wip/umber:
==> flow/design.v (excerpt) <==
module alu_top(
    input             clk,
    input      [31:0] a_in,
    input      [31:0] b_in,
    input      [3:0]  aluc_in,
    output reg [31:0] r_out,
    output reg        zero_out,
    output reg        overflow_out
    );
    reg  [31:0] a_q, b_q;
    reg  [3:0]  aluc_q;
    wire [31:0] r;
    wire        zero, overflow;
    alu u_alu(.a(a_q), .b(b_q), .overflow(overflow), .zero(zero), .r(r), .aluc(aluc_q));
    always @(posedge clk) begin
        a_q          <= a_in;
        b_q          <= b_in;
        aluc_q       <= aluc_in;
        r_out        <= r;
        zero_out     <= zero;
        overflow_out <= overflow;
    end
endmodule
export LEC_CHECK = 0
export ABC_AREA = 1
export CAP_MARGIN = 25
export CELL_PAD_IN_SITES_DETAIL_PLACEMENT = 1
export CELL_PAD_IN_SITES_GLOBAL_PLACEMENT = 1
export CORE_ASPECT_RATIO = 0.72
export CORE_MARGIN = 4
export CORE_UTILIZATION = 29
export GPL_ROUTABILITY_DRIVEN = 0
export HOLD_SLACK_MARGIN = -0.08
export MIN_ROUTING_LAYER = met2
export PLACE_DENSITY_LB_ADDON = 0.19
export SETUP_SLACK_MARGIN = 1.26
export SLEW_MARGIN = 40
create_clock -name core_clock -period 4.31 [get_ports {clk}]
run.sh (not shown) runs the stock make flow with config.mk's settings and CLKGATE_MAP_FILE=.
wip/umber has completed all stages; timing, DRC and antenna checks passed.
The following lists how wip/garnet was set up differently from wip/umber:
Settings: CORE_UTILIZATION changed from 29 to 72; CTS_CLUSTER_DIAMETER newly set to 105; HOLD_SLACK_MARGIN removed (was -0.08); GPL_ROUTABILITY_DRIVEN removed (was 0); PLACE_DENSITY_LB_ADDON removed (was 0.19); CORE_MARGIN changed from 4 to 2; CELL_PAD_IN_SITES_DETAIL_PLACEMENT removed (was 1); SLEW_MARGIN changed from 40 to 20; SETUP_SLACK_MARGIN removed (was 1.26); CELL_PAD_IN_SITES_GLOBAL_PLACEMENT removed (was 1); MIN_ROUTING_LAYER removed (was met2); CTS_CLUSTER_SIZE newly set to 72; CAP_MARGIN changed from 25 to 20; CORE_ASPECT_RATIO removed (was 0.72); the clock period (ns, I/O delays scaled along) changed from 4.31 to 3.5.
==> results <==
wip/garnet did not make it past 4_1_cts, where a tool error ended it. Diff wip/umber -> wip/garnet: horizontal die dimension now smaller, total placed cells including tap cells now smaller, placement-stage cell area now larger, die size now smaller, post-synthesis xor/xnor area fraction comparable. From wip/garnet to wip/umber, number of input and output port buffers inserted did not move at all. wip/umber → wip/garnet: half-perimeter wire length of the detailed placement result has decreased, pre-CTS setup slack saw a decrease. Note that the total core area recorded for wip/garnet amounts to 0.40 times the value seen in wip/umber. From wip/garnet to wip/umber, complex-gate fraction of the synthesized area did not move at all.
--- input diff wip/garnet..wip/fjord ---
Settings: PLACE_DENSITY newly set to 0.4; CTS_CLUSTER_SIZE removed (was 72); ABC_AREA removed (was 1); CTS_CLUSTER_DIAMETER changed from 105 to 52; the clock period (ns, I/O delays scaled along) changed from 3.5 to 5.48.
[summary]
- wip/fjord did not finish; a tool error ended it in 5_1_grt.
- wip/garnet: it failed during 4_1_cts, and the tool reported DPL-0033.
- Synthesized cell count in wip/fjord is about 35% lower than in wip/garnet
- wip/fjord has number of cells after detailed placement below what wip/garnet had.
- Looking at area after synthesis, wip/fjord sits below wip/garnet.
- NOTE: multiplexer area fraction after synthesis in wip/fjord exceeds that of wip/garnet
- The area share of and/or/nand/nor cells after synthesis in wip/fjord sits 21 points below the value recorded for wip/garnet.
--- input diff wip/fjord..wip/willow ---
Settings: changing CORE_UTILIZATION from 72 to 40; setting CTS_CLUSTER_SIZE to 98 for the first time; removing PLACE_DENSITY (formerly 0.4); setting TNS_END_PERCENT to 5 for the first time; removing CTS_CLUSTER_DIAMETER (formerly 52); changing the clock period (ns, I/O delays scaled along) from 5.48 to 6.0.
Results
The remaining runs in wip/willow and wip/fjord completed every stage, whereas wip/fjord halted early.
Of wip/willow and wip/fjord, it is wip/willow that has the lower post-CTS setup-driven buffer insertion count.
Comparing wip/willow against wip/fjord, there is no change at all in yosys-reported design area after synthesis.
On site row count: wip/willow sits above wip/fjord.
wip/willow vs wip/fjord — pre-CTS setup slack rose 180 ps.
Reported for wip/willow and wip/fjord, adder-cell area share of the yosys netlist turned out identical to the last digit.

========
== pepper ==
Starting RTL as in the previous note.
## alu_top
module alu_top(
    input             clk,
    input      [31:0] a_in,
    input      [31:0] b_in,
    input      [3:0]  aluc_in,
    output reg [31:0] r_out,
    output reg        zero_out,
    output reg        overflow_out
    );
    reg  [31:0] a_q, b_q;
    reg  [3:0]  aluc_q;
    wire [31:0] r;
    wire        zero, overflow;
    alu u_alu(.a(a_q), .b(b_q), .overflow(overflow), .zero(zero), .r(r), .aluc(aluc_q));
    always @(posedge clk) begin
        a_q          <= a_in;
        b_q          <= b_in;
        aluc_q       <= aluc_in;
        r_out        <= r;
        zero_out     <= zero;
        overflow_out <= overflow;
    end
endmodule
export LEC_CHECK = 0
export ABC_AREA = 0
export CAP_MARGIN = 20
export CORE_ASPECT_RATIO = 0.5
export CORE_MARGIN = 9
export CORE_UTILIZATION = 58
export CTS_CLUSTER_DIAMETER = 232
export CTS_CLUSTER_SIZE = 100
export PLACE_DENSITY = 0.92
export SETUP_SLACK_MARGIN = -0.35
export SLEW_MARGIN = 20
export TNS_END_PERCENT = 5
create_clock -name core_clock -period 6.0 [get_ports {clk}]
What the final checks of pepper revealed, after a flow that finished every stage, was a layout that fails on setup timing.
Inputs modified between pepper and lagoon:
Settings: a deleted CORE_ASPECT_RATIO that had been 0.5; a deleted SETUP_SLACK_MARGIN that had been -0.35; a change of CORE_UTILIZATION from 58 to 40; a change of CORE_MARGIN from 9 to 2; a deleted PLACE_DENSITY that had been 0.92; a deleted CTS_CLUSTER_DIAMETER that had been 232; a deleted CTS_CLUSTER_SIZE that had been 100; a deleted TNS_END_PERCENT that had been 5; a deleted ABC_AREA that had been 0.
[summary]
- The flow completed for pepper, but it is not clean: the layout still shows setup timing.
- lagoon: all stages complete, timing, DRC and antenna checks passed
- The higher routed wirelength normalized by instance count came out of pepper.
- Side by side, overall power after layout turned out lower in lagoon than in pepper.
- The lower number of non-clock buffers of lagoon and pepper is in lagoon.

========
The RTL this note starts from:
==> flow/design.v <==
`timescale 1ns / 1ps
module alu_top(
    input             clk,
    input      [31:0] a_in,
    input      [31:0] b_in,
    input      [3:0]  aluc_in,
    output reg [31:0] r_out,
    output reg        zero_out,
    output reg        overflow_out
    );
    reg  [31:0] a_q, b_q;
    reg  [3:0]  aluc_q;
    wire [31:0] r;
    wire        zero, overflow;
    alu u_alu(.a(a_q), .b(b_q), .overflow(overflow), .zero(zero), .r(r), .aluc(aluc_q));
    always @(posedge clk) begin
        a_q          <= a_in;
        b_q          <= b_in;
        aluc_q       <= aluc_in;
        r_out        <= r;
        zero_out     <= zero;
        overflow_out <= overflow;
    end
endmodule

`timescale 1ns / 1ps
module alu(
    input [31:0]a,
    input [31:0]b,
    output overflow,
    output zero,
    output [31:0]r,
    input [3:0] aluc   
    );
    parameter Add    =    3'b000;     
    parameter Addu    =    3'b010;     
    parameter Sub    =     3'b001;     
    parameter Subu    =    3'b011;     
    parameter And    =    3'b100;     
    parameter Or    =    3'b101;     
    parameter Xor    =    3'b110;     
	 parameter Lui1    =    3'b111;     
	 wire signed [31:0] sa=a,sb=b;
	 reg [32:0]result;
always@(*)begin
        case(aluc)
            Addu: begin
                result=a+b;
            end
            Subu: begin
                result=a-b;
            end
            Add: begin
                result=sa+sb;
            end
            Sub: begin
                result=sa-sb;
            end
            And: begin
                result=a&b;
            end
            Or: begin
                result=a|b;
            end
            Xor: begin
                result=a^b;
            end
            Lui1: begin
				result = {b[15:0], 16'b0};
				end
            default:
                result=a+b;
        endcase
    end
    assign r=result[31:0];
    assign zero=(r==32'b0)?1:0;
    assign overflow=result[32];
endmodule
clock: 6.85 ns
lec_check: 0
abc_area: 1
cap_margin: 20
core_margin: 2
core_utilization: 64
slew_margin: 20
Change:
- ABC_AREA: 1 -> not set
- CORE_UTILIZATION: 64 -> 72
- CTS_CLUSTER_DIAMETER: not set -> 52
- PLACE_DENSITY: not set -> 0.37
- clock period: 6.85 -> 5.34 ns (I/O delays scaled with it)
=> Now the flow finished with negative setup slack left; sequential share of layout area rises by 0.89 points; power went up by 36%; worst setup slack got worse by 2.5 ns; worst hold slack gains 0.019 ns; cell area fell by 4.6%; via count drops by 18%; routed wire length goes down by 14%; die size falls by 20%; register-to-register slack gets worse by 2.5 ns; utilization climbs by 15 points.
Change:
- CTS_CLUSTER_DIAMETER: 52 -> not set
- PLACE_DENSITY: 0.37 -> 0.66
- clock period: 5.34 -> 5.81 ns (I/O delays scaled with it)
The changed run reached the layout checks and failed them: negative setup slack.
Total power decreases by 9.6%.
Via count decreases by 0.65%.
Maximum frequency decreases by 4.2%.
Change:
- CORE_UTILIZATION: 72 -> 40
- CTS_CLUSTER_SIZE: not set -> 100
- PLACE_DENSITY: 0.66 -> not set
- TNS_END_PERCENT: not set -> 5
- clock period: 5.81 -> 6.0 ns (I/O delays scaled with it)
Result:
- The new run finished with timing, DRC and antenna clean
- count of clock-buffer cells in the layout does not change
- worst setup slack is better by 0.51 ns
- final cell count came out higher by 7.3%
- total power came out lower by 6.1%
Change:
- ABC_AREA: not set -> 0
- CORE_ASPECT_RATIO: not set -> 0.5
- CORE_MARGIN: 2 -> 9
- CORE_UTILIZATION: 40 -> 58
- CTS_CLUSTER_DIAMETER: not set -> 232
The new run completed with no timing, DRC or antenna violations.
Wire length is higher by a few percent.
Sequential share of layout area stays flat.
Count of clock-buffer cells in the layout stays the same.
Combinational power hardly moves.
Total power goes up slightly.
Via count grows by a few percent.
Register-to-register slack is worse by 0.21 ns.
Clock power goes up by a few percent.
Design area stays flat.
Fmax shrinks by a few percent.
Cell count shrinks by a few percent.
Power is estimated from default activity; no workload was simulated.
